==> run C <==
==> flow/design.v <==
module distortion_correction #(
    parameter DATA_WIDTH = 16,
    parameter H_RES = 1280,
    parameter V_RES = 720
)(
    input clk,
    input rst_n,
    input [15:0] fx, fy,       
    input [15:0] cx, cy,       
    input [15:0] k1, k2, k3,   
    input valid_params,
    input [DATA_WIDTH-1:0] vin_data,
    input vin_de, vin_vs, vin_hs,
    input [9:0] pixel_x, pixel_y,
    output reg [DATA_WIDTH-1:0] vout_data,
    output reg vout_de, vout_vs, vout_hs,
    input [15:0] ram_rd_data,
    output reg [19:0] ram_rd_addr,
    output reg ram_rd_en
);
    localparam IDLE = 2'b00;
    localparam CALC = 2'b01;
    localparam WAIT = 2'b10;
    localparam OUT  = 2'b11;
    reg [1:0] state, next_state;
    reg signed [15:0] x_norm, y_norm;       
    reg signed [31:0] x2, y2, r2;           
    reg signed [31:0] r4, r6;               
    reg signed [31:0] distortion_factor;    
    reg signed [15:0] x_distorted, y_distorted;   
    reg [9:0] corrected_x, corrected_y;     
    reg [9:0] px_d1, py_d1, px_d2, py_d2;
    reg de_d1, vs_d1, hs_d1;
    reg de_d2, vs_d2, hs_d2;
    reg de_d3, vs_d3, hs_d3;
    reg [2:0] calc_cnt;
    always @(posedge clk or negedge rst_n) begin
        if (!rst_n) begin
            state <= IDLE;
        end else begin
            state <= next_state;
        end
    end
    always @(*) begin
        case (state)
            IDLE: next_state = (vin_de && valid_params) ? CALC : IDLE;
            CALC: next_state = (calc_cnt == 3'd4) ? WAIT : CALC;
            WAIT: next_state = OUT;
            OUT:  next_state = IDLE;
            default: next_state = IDLE;
        endcase
    end
    always @(posedge clk or negedge rst_n) begin
        if (!rst_n) begin
            calc_cnt <= 0;
            x_norm <= 0; y_norm <= 0;
            x2 <= 0; y2 <= 0; r2 <= 0;
            r4 <= 0; r6 <= 0;
            distortion_factor <= 0;
            x_distorted <= 0; y_distorted <= 0;
            corrected_x <= 0; corrected_y <= 0;
        end else begin
            case (state)
                IDLE: begin
                    calc_cnt <= 0;
                    if (vin_de && valid_params) begin
                        x_norm <= (pixel_x - cx);
                        y_norm <= (pixel_y - cy);
                    end
                end
                CALC: begin
                    calc_cnt <= calc_cnt + 1;
                    case (calc_cnt)
                        3'd0: begin
                            x2 <= x_norm * x_norm;
                            y2 <= y_norm * y_norm;
                        end
                        3'd1: begin
                            r2 <= x2 + y2;
                        end
                        3'd2: begin
                            r4 <= (r2 * r2) >> 16;   
                            r6 <= (r2 * r2 * r2) >> 24;
                        end
                        3'd3: begin
                            distortion_factor <= 32'h10000 + 
                                               ((k1 * r2) >> 8) + 
                                               ((k2 * r4) >> 8) + 
                                               ((k3 * r6) >> 8);
                        end
                        3'd4: begin
                            x_distorted <= (x_norm * distortion_factor) >> 16;
                            y_distorted <= (y_norm * distortion_factor) >> 16;
                        end
                    endcase
                end
                WAIT: begin
                    corrected_x <= cx + x_distorted;
                    corrected_y <= cy + y_distorted;
                end
                default: begin
                    calc_cnt <= 0;
                end
            endcase
        end
    end
    wire in_bounds = (corrected_x < H_RES) && (corrected_y < V_RES) && 
                    (corrected_x >= 0) && (corrected_y >= 0);
    always @(posedge clk or negedge rst_n) begin
        if (!rst_n) begin
            px_d1 <= 0; py_d1 <= 0; px_d2 <= 0; py_d2 <= 0;
            de_d1 <= 0; vs_d1 <= 0; hs_d1 <= 0;
            de_d2 <= 0; vs_d2 <= 0; hs_d2 <= 0;
            de_d3 <= 0; vs_d3 <= 0; hs_d3 <= 0;
            ram_rd_addr <= 0;
            ram_rd_en <= 0;
            vout_data <= 0;
            vout_de <= 0; vout_vs <= 0; vout_hs <= 0;
        end else begin
            px_d1 <= pixel_x; py_d1 <= pixel_y;
            px_d2 <= px_d1;   py_d2 <= py_d1;
            de_d1 <= vin_de; vs_d1 <= vin_vs; hs_d1 <= vin_hs;
            de_d2 <= de_d1;  vs_d2 <= vs_d1;  hs_d2 <= hs_d1;
            de_d3 <= de_d2;  vs_d3 <= vs_d2;  hs_d3 <= hs_d2;
            if (state == OUT) begin
                if (valid_params && de_d3 && in_bounds) begin
                    ram_rd_addr <= corrected_y * H_RES + corrected_x;
                    ram_rd_en <= 1'b1;
                end else begin
                    ram_rd_addr <= py_d2 * H_RES + px_d2;
                    ram_rd_en <= de_d3;
                end
            end else begin
                ram_rd_en <= 1'b0;
            end
            vout_data <= ram_rd_data;
            vout_de <= de_d3;
            vout_vs <= vs_d3;
            vout_hs <= hs_d3;
        end
    end
endmodule
==> flow/run.sh <==
#!/bin/bash
# the make line also repeats each setting of config.mk as NAME=value (left out here)
make -C /OpenROAD-flow-scripts/flow DESIGN_CONFIG=/design/flow/config.mk WORK_HOME=/design/flow/orfs CLKGATE_MAP_FILE= finish
==> flow/config.mk <==
export PLATFORM = sky130hd
export DESIGN_NAME = distortion_correction
export DESIGN_NICKNAME = distortion_correction
export VERILOG_FILES = /design/flow/design.v
export SDC_FILE = /design/flow/constraint.sdc
export NUM_CORES = 4
export LEC_CHECK = 0
export ABC_AREA = 1
export CAP_MARGIN = 0
export CELL_PAD_IN_SITES_DETAIL_PLACEMENT = 0
export CORE_MARGIN = 2
export CORE_UTILIZATION = 72
export CTS_CLUSTER_DIAMETER = 28
export CTS_CLUSTER_SIZE = 56
export GPL_TIMING_DRIVEN = 1
export HOLD_SLACK_MARGIN = 0.11
export PLACE_DENSITY = 0.64
export SETUP_SLACK_MARGIN = 2.68
export SLEW_MARGIN = 20
export TNS_END_PERCENT = 80
==> flow/constraint.sdc <==
create_clock -name core_clock -period 9.56 [get_ports {clk}]
set_input_delay 1.9120 -clock core_clock [delete_from_list [all_inputs] [get_ports {clk}]]
set_output_delay 1.9120 -clock core_clock [all_outputs]
set_load 0.01 [all_outputs]
==> run H (differences from run C) <==
--- a/flow/config.mk
+++ b/flow/config.mk
@@ -16,5 +16,5 @@
 export HOLD_SLACK_MARGIN = 0.11
 export PLACE_DENSITY = 0.64
-export SETUP_SLACK_MARGIN = 2.68
+export SETUP_SLACK_MARGIN = -0.6
 export SLEW_MARGIN = 20
-export TNS_END_PERCENT = 80
+export TNS_END_PERCENT = 10
==> run M (differences from run C) <==
==> flow/config.mk (replaced) <==
export PLATFORM = sky130hd
export DESIGN_NAME = distortion_correction
export DESIGN_NICKNAME = distortion_correction
export VERILOG_FILES = /design/flow/design.v
export SDC_FILE = /design/flow/constraint.sdc
export NUM_CORES = 4
export LEC_CHECK = 0
export CAP_MARGIN = 0
export CELL_PAD_IN_SITES_DETAIL_PLACEMENT = 0
export CORE_MARGIN = 2
export CORE_UTILIZATION = 65
export CTS_CLUSTER_DIAMETER = 80
export CTS_CLUSTER_SIZE = 56
export GPL_TIMING_DRIVEN = 1
export HOLD_SLACK_MARGIN = 0.11
export PLACE_DENSITY_LB_ADDON = 0.03
export SETUP_SLACK_MARGIN = 3.1
export SLEW_MARGIN = 20
export TNS_END_PERCENT = 10
==> flow/constraint.sdc (replaced) <==
create_clock -name core_clock -period 12.2 [get_ports {clk}]
set_input_delay 2.4400 -clock core_clock [delete_from_list [all_inputs] [get_ports {clk}]]
set_output_delay 2.4400 -clock core_clock [all_outputs]
set_load 0.01 [all_outputs]
==> comparison <==
Run H finished but fails on negative setup slack. Run C finished but fails on negative setup slack. Run M finished but fails on negative setup slack.
Die size is the same in run H and run C.
In run H the core utilization is lower than in run C, by 2.6 points.
In sequential cell count, run H and run C do not differ.
Count of clock-buffer cells in the layout, highest first: run H, run C, run M.


==> inputs of 02-25 <==
RTL: the design.v shown in full above, as it stands there.
Settings: LEC_CHECK=0, CAP_MARGIN=0, CELL_PAD_IN_SITES_DETAIL_PLACEMENT=1, CORE_MARGIN=2, CORE_UTILIZATION=26, CTS_CLUSTER_DIAMETER=80, CTS_CLUSTER_SIZE=56, GPL_ROUTABILITY_DRIVEN=0, GPL_TIMING_DRIVEN=0, HOLD_SLACK_MARGIN=0.11, PLACE_DENSITY_LB_ADDON=0.11, SETUP_SLACK_MARGIN=5.0, SLEW_MARGIN=20, TNS_END_PERCENT=10; clock period 26.0 ns.
run.sh (not shown) runs the stock make flow with config.mk's settings and CLKGATE_MAP_FILE=.
==> 06-23: changes against 02-25 <==
- ABC_AREA: unset -> 1
- CAP_MARGIN: 0 -> 35
- CELL_PAD_IN_SITES_DETAIL_PLACEMENT: 1 -> unset
- CORE_UTILIZATION: 26 -> 72
- CTS_CLUSTER_DIAMETER: 80 -> 206
- CTS_CLUSTER_SIZE: 56 -> 15
- GPL_ROUTABILITY_DRIVEN: 0 -> unset
- GPL_TIMING_DRIVEN: 0 -> unset
- HOLD_SLACK_MARGIN: 0.11 -> -0.04
- PLACE_DENSITY: unset -> 0.87
- PLACE_DENSITY_LB_ADDON: 0.11 -> unset
- SETUP_SLACK_MARGIN: 5.0 -> -0.56
- TNS_END_PERCENT: 10 -> unset
==> flow/constraint.sdc (replaced) <==
create_clock -name core_clock -period 9.9 [get_ports {clk}]
set_input_delay 1.9800 -clock core_clock [delete_from_list [all_inputs] [get_ports {clk}]]
set_output_delay 1.9800 -clock core_clock [all_outputs]
set_load 0.01 [all_outputs]
==> 02-13: changes against 02-25 <==
- CAP_MARGIN: 0 -> 20
- CELL_PAD_IN_SITES_DETAIL_PLACEMENT: 1 -> unset
- CORE_UTILIZATION: 26 -> 40
- CTS_CLUSTER_DIAMETER: 80 -> unset
- CTS_CLUSTER_SIZE: 56 -> unset
- GPL_ROUTABILITY_DRIVEN: 0 -> unset
- GPL_TIMING_DRIVEN: 0 -> unset
- HOLD_SLACK_MARGIN: 0.11 -> unset
- PLACE_DENSITY_LB_ADDON: 0.11 -> unset
- SETUP_SLACK_MARGIN: 5.0 -> 4.79
- TNS_END_PERCENT: 10 -> unset
==> flow/constraint.sdc (replaced) <==
create_clock -name core_clock -period 16.9 [get_ports {clk}]
set_input_delay 3.3800 -clock core_clock [delete_from_list [all_inputs] [get_ports {clk}]]
set_output_delay 3.3800 -clock core_clock [all_outputs]
set_load 0.01 [all_outputs]
==> comparison table <==
metric	06-23	02-25	02-13
Area fraction of clock buffers and clock inverters	0.574%	1.37%	1.32%
Delay of the slowest critical-path stage	610 ps	980 ps	610 ps
Adder Area Share	55.0%	57.2%	57.2%
FF/Latch Area	0.00783 mm2	0.00781 mm2	0.00787 mm2
Synth mux share	0.0108%	0.775%	0.775%
Total half-perimeter wirelength after legalization and detailed placement	266 mm	341 mm	212 mm
Worst slew margin	29.5%	16.4%	25.8%
Met2 wire len	150 mm	196 mm	132 mm
Largest net degree at the start of global routing	166	81	95
RSZ-0062 raised after global routing	true	false	true
Tot GR Track Use	45.0%	20.7%	21.9%
Area of all placed cells without fillers	0.115 mm2	0.111 mm2	0.109 mm2
Reg2reg setup slack	-2230 ps	5430 ps	2050 ps
Final setup viols	9	0	0
RD Place Congestion	1.04	-	0.900
Result of the run	complete, but fails checks	complete, no violations	complete, no violations
Violated checks	setup timing	-	-
Cell count along the critical path	45	59	53
Wire length of the first global-routing pass	510 mm	589 mm	439 mm
Met3 capacity usage during global routing	10.2%	2.01%	3.09%
Placed cell areas	0.113 mm2	0.109 mm2	0.106 mm2
Average detailed-routed wire length per instance	20.9 um	24.5 um	19.0 um
WHS Endpoint	hs_d3	py_d2[5]	py_d2[4]
